## run A
## ahb_to_apb_bridge
module ahb_to_apb_bridge
#(
        parameter AHB_AW = 32,
        parameter APB_AW = 32,
        parameter AHB_DW = 32,
        parameter APB_DW = 8,
        parameter FIFO_SIZE = 8
)
(
        HCLK,        
        HRESETn,     
        HADDR,       
        HSIZE,       
        HWDATA,      
        HWRITE,      
        HRDATA,      
        HREADY,      
        HRESP,       
        HSELAPB,     
        PADDR,       
        PSEL,        
        PENABLE,     
        PWRITE,      
        PWDATA,      
        PRDATA,      
        PREADY,      
        PSLVERR      
);
Size in the first run: about 670 flip-flops, about 160 I/O pins.
Settings: LEC_CHECK=0, ABC_AREA=1, CAP_MARGIN=20, CORE_ASPECT_RATIO=1.33, CORE_MARGIN=2, CORE_UTILIZATION=72, CTS_CLUSTER_DIAMETER=345, CTS_CLUSTER_SIZE=10, HOLD_SLACK_MARGIN=0.29, PLACE_DENSITY=0.42, SLEW_MARGIN=20; clock period 2.37 ns.
run.sh (not shown) runs the stock make flow with config.mk's settings and CLKGATE_MAP_FILE=.
Run A failed in global routing (5_1_grt) with ODB-0269.
Edits applied to the flow inputs when going from run A to run B:
--- a/flow/config.mk
+++ b/flow/config.mk
@@ -8,10 +8,6 @@
 export ABC_AREA = 1
 export CAP_MARGIN = 20
-export CORE_ASPECT_RATIO = 1.33
 export CORE_MARGIN = 2
 export CORE_UTILIZATION = 72
-export CTS_CLUSTER_DIAMETER = 345
-export CTS_CLUSTER_SIZE = 10
-export HOLD_SLACK_MARGIN = 0.29
 export PLACE_DENSITY = 0.42
 export SLEW_MARGIN = 20
==> flow/constraint.sdc <==
create_clock -name core_clock -period 2.77 [get_ports {HCLK}]
set_input_delay 0.5540 -clock core_clock [delete_from_list [all_inputs] [get_ports {HCLK}]]
set_output_delay 0.5540 -clock core_clock [all_outputs]
set_load 0.01 [all_outputs]
[summary]
STATUS run=run B STAGES=ALL_DONE FINAL_CHECKS=FAILED CAUSE=negative setup slack. The area of the core on run A is in line with that on run B. Synthesized area came out exactly the same in run A and run B. Die area across run A and run B: no real change. | width of the chip | higher: run B |.
Inputs modified between run B and run C:
--- a/flow/config.mk
+++ b/flow/config.mk
@@ -6,8 +6,6 @@
 export NUM_CORES = 4
 export LEC_CHECK = 0
-export ABC_AREA = 1
 export CAP_MARGIN = 20
 export CORE_MARGIN = 2
-export CORE_UTILIZATION = 72
-export PLACE_DENSITY = 0.42
+export CORE_UTILIZATION = 66
 export SLEW_MARGIN = 20
==> flow/constraint.sdc <==
create_clock -name core_clock -period 2.9 [get_ports {HCLK}]
set_input_delay 0.5800 -clock core_clock [delete_from_list [all_inputs] [get_ports {HCLK}]]
set_output_delay 0.5800 -clock core_clock [all_outputs]
set_load 0.01 [all_outputs]
==> comparison <==
- The runs compared here, run B and run C, all ended either early or with open violations.
- Run B had finished all stages when the layout checks came back failing, citing negative setup slack.
- Fraction of standard cell area in multi-input logic was lower in run C than in run B.
- Post-layout net count (run C vs. run B) decreases by more than a quarter
- Going from run B to run C, area after synthesis shrinks by 4.7%.
- Compared with run B, in run C wire length of the first global-routing pass fell by 28%, core utilization fell by 8.1 points, data arrival time at the worst-slack endpoint stayed essentially flat.
- Of the two values seen for main logic family after synthesis, multiplexers was produced by run C and simple AND/OR/NAND/NOR gates by run B.
- Comparing run C against run B, there is no change at all in number of buffer cells added on primary ports.
- Going from run B to run C, final setup slack of the worst path climbed 0.11 ns; worst setup slack before clock tree synthesis dropped 0.21 ns.
Modified inputs, run D compared to run C
--- a/flow/config.mk
+++ b/flow/config.mk
@@ -8,4 +8,4 @@
 export CAP_MARGIN = 20
 export CORE_MARGIN = 2
-export CORE_UTILIZATION = 66
+export CORE_UTILIZATION = 40
 export SLEW_MARGIN = 20
==> flow/constraint.sdc <==
create_clock -name core_clock -period 6.0 [get_ports {HCLK}]
set_input_delay 1.2000 -clock core_clock [delete_from_list [all_inputs] [get_ports {HCLK}]]
set_output_delay 1.2000 -clock core_clock [all_outputs]
set_load 0.01 [all_outputs]
==> comparison <==
Status for run C and run D: clean finish in run D only
The final report for run C shows a completed flow and a layout that fails verification, specifically negative setup slack.
Against run C, design internal power in run D fell by more than half.
Cell area | run D vs run C | run D smaller
Total power: run D lower than run C
Summary of run D over run C: net switching component of the power fell about 50%, share of the core filled with cells in the final layout shows a reduction of 35 points.
Run D against run C: wire length of the first global-routing pass shows a reduction of about 3%; share of total power in the clock network shows a reduction of 0.2 points.

---

Starting RTL as in the previous note.
==> flow/config.mk <==
export PLATFORM = sky130hd
export DESIGN_NAME = ahb_to_apb_bridge
export DESIGN_NICKNAME = ahb_to_apb_bridge
export VERILOG_FILES = /design/flow/design.v
export SDC_FILE = /design/flow/constraint.sdc
export NUM_CORES = 4
export LEC_CHECK = 0
export ABC_AREA = 1
export CAP_MARGIN = 20
export CELL_PAD_IN_SITES_GLOBAL_PLACEMENT = 0
export CORE_ASPECT_RATIO = 0.87
export CORE_MARGIN = 2
export CORE_UTILIZATION = 72
export CTS_CLUSTER_DIAMETER = 42
export CTS_CLUSTER_SIZE = 29
export MAX_ROUTING_LAYER = met4
export PLACE_DENSITY = 0.64
export SETUP_SLACK_MARGIN = -0.28
export SLEW_MARGIN = 20
==> flow/constraint.sdc <==
create_clock -name core_clock -period 2.91 [get_ports {HCLK}]
set_input_delay 0.5820 -clock core_clock [delete_from_list [all_inputs] [get_ports {HCLK}]]
set_output_delay 0.5820 -clock core_clock [all_outputs]
set_load 0.01 [all_outputs]
The first run finished with setup timing left.
Next try:
ABC_AREA = default   (was 1)
CELL_PAD_IN_SITES_GLOBAL_PLACEMENT = default   (was 0)
CORE_ASPECT_RATIO = default   (was 0.87)
CTS_CLUSTER_DIAMETER = 352   (was 42)
CTS_CLUSTER_SIZE = 31   (was 29)
MAX_ROUTING_LAYER = default   (was met4)
PLACE_DENSITY = default   (was 0.64)
SETUP_SLACK_MARGIN = default   (was -0.28)
clock period = 2.9 ns   (was 2.91 ns; I/O delays follow)
Result: The changed run ran to the end with violations: setup timing; setup slack gets worse by 0.19 ns; core utilization went down by 2.1 points; cell count is lower by 35%; power falls by 46%; clock skew is about the same; synthesized cell count is lower by 45%; area after synthesis is lower by 4.7%; design area fell by 7.1%; hold slack gets better by 0.37 ns; wire length goes down by 25%; sequential power decreases by about 10%.
Next try:
ABC_AREA = 1   (was default)
CORE_ASPECT_RATIO = 0.5   (was default)
CTS_CLUSTER_DIAMETER = default   (was 352)
CTS_CLUSTER_SIZE = 10   (was 31)
PLACE_DENSITY = 0.42   (was default)
SLEW_MARGIN = 30   (was 20)
TNS_END_PERCENT = 10   (was default)
The changed run completed, yet does not pass: setup timing. Die size rises by 5.1%. Global-route usage rises by 6.6 points. Sequential power rises by about 10%. Power rises by 88%. Via count rises by about 50%. Utilization rises by 2.3 points. Synthesized area rises by 4.9%. Synthesized cell count rises by 81%. Clock skew falls by 0.010 ns.
Next try:
ABC_AREA = default   (was 1)
CAP_MARGIN = 35   (was 20)
CORE_ASPECT_RATIO = default   (was 0.5)
CTS_CLUSTER_DIAMETER = 93   (was default)
CTS_CLUSTER_SIZE = default   (was 10)
HOLD_SLACK_MARGIN = -0.09   (was default)
PLACE_DENSITY = 0.64   (was 0.42)
SETUP_SLACK_MARGIN = -0.27   (was default)
SLEW_MARGIN = 20   (was 30)
TNS_END_PERCENT = default   (was 10)
After rerunning: The new run ran to the end with violations: setup timing; routed wire length is lower by 14%; worst setup slack degrades by 0.48 ns; critical path depth fell by 1; final cell count came out lower by 34%; flip-flop count is unchanged; synthesized cell count shrinks by 45%; cell area came out lower by 3.6%; total power went down by 34%; die size is lower by 4.8%.
Next try:
CAP_MARGIN = 20   (was 35)
CORE_ASPECT_RATIO = 0.71   (was default)
CTS_CLUSTER_DIAMETER = 352   (was 93)
CTS_CLUSTER_SIZE = 31   (was default)
HOLD_SLACK_MARGIN = default   (was -0.09)
PLACE_DENSITY = default   (was 0.64)
PLACE_DENSITY_LB_ADDON = 0.07   (was default)
SETUP_SLACK_MARGIN = 0.84   (was -0.27)
After rerunning:
- The new run stopped in clock tree synthesis (4_1_cts)
- synthesized area stays the same
- die size hardly moves
- synthesized cell count does not change
Next try:
ABC_AREA = 1   (was default)
CORE_ASPECT_RATIO = 0.5   (was 0.71)
CTS_CLUSTER_DIAMETER = 50   (was 352)
CTS_CLUSTER_SIZE = 10   (was 31)
PLACE_DENSITY = 0.42   (was default)
PLACE_DENSITY_LB_ADDON = default   (was 0.07)
SETUP_SLACK_MARGIN = 0.86   (was 0.84)
SLEW_MARGIN = 30   (was 20)
TNS_END_PERCENT = 10   (was default)
Effect: The changed run completed, yet does not pass: setup timing; area after synthesis goes up by a few percent; synthesized cell count climbs by well over a third; die area rose by a few percent.

---

ahb_to_apb_bridge again, from the RTL that the note above started with.
Settings: LEC_CHECK=0, CAP_MARGIN=20, CORE_MARGIN=2, CORE_UTILIZATION=40, SETUP_SLACK_MARGIN=-0.49, SLEW_MARGIN=20; clock period 5.23 ns.
Rerun with:
ABC_AREA = 1   (was unset)
GPL_TIMING_DRIVEN = 1   (was unset)
HOLD_SLACK_MARGIN = 0.09   (was unset)
SETUP_SLACK_MARGIN = unset   (was -0.49)
SLEW_MARGIN = 40   (was 20)
clock period = 6.0 ns   (was 5.23 ns; I/O delays follow)
Result:
- routed wire length went up by 24%
- non-clock buffer count went down by 1
- total power went up by 27%
- hold slack loses 11 ps
- via count went up by about 40%
- combinational power went up to 3.1 times its value
Rerun with:
ABC_AREA = unset   (was 1)
CORE_UTILIZATION = 34   (was 40)
GPL_TIMING_DRIVEN = unset   (was 1)
HOLD_SLACK_MARGIN = unset   (was 0.09)
SLEW_MARGIN = 20   (was 40)
clock period = 5.23 ns   (was 6.0 ns; I/O delays follow)
Worst hold slack improved by 20 ps.
Total power came out lower by 21%.
Die area rose by 12%.
Global-route usage is lower by 5.2 points.
Worst setup slack is worse by 400 ps.
Area after synthesis fell by about 4.7%.
Final cell count goes down by about 27%.
Utilization drops by 6.4 points.
No activity file was given, so power comes from the tool's default toggle rates.
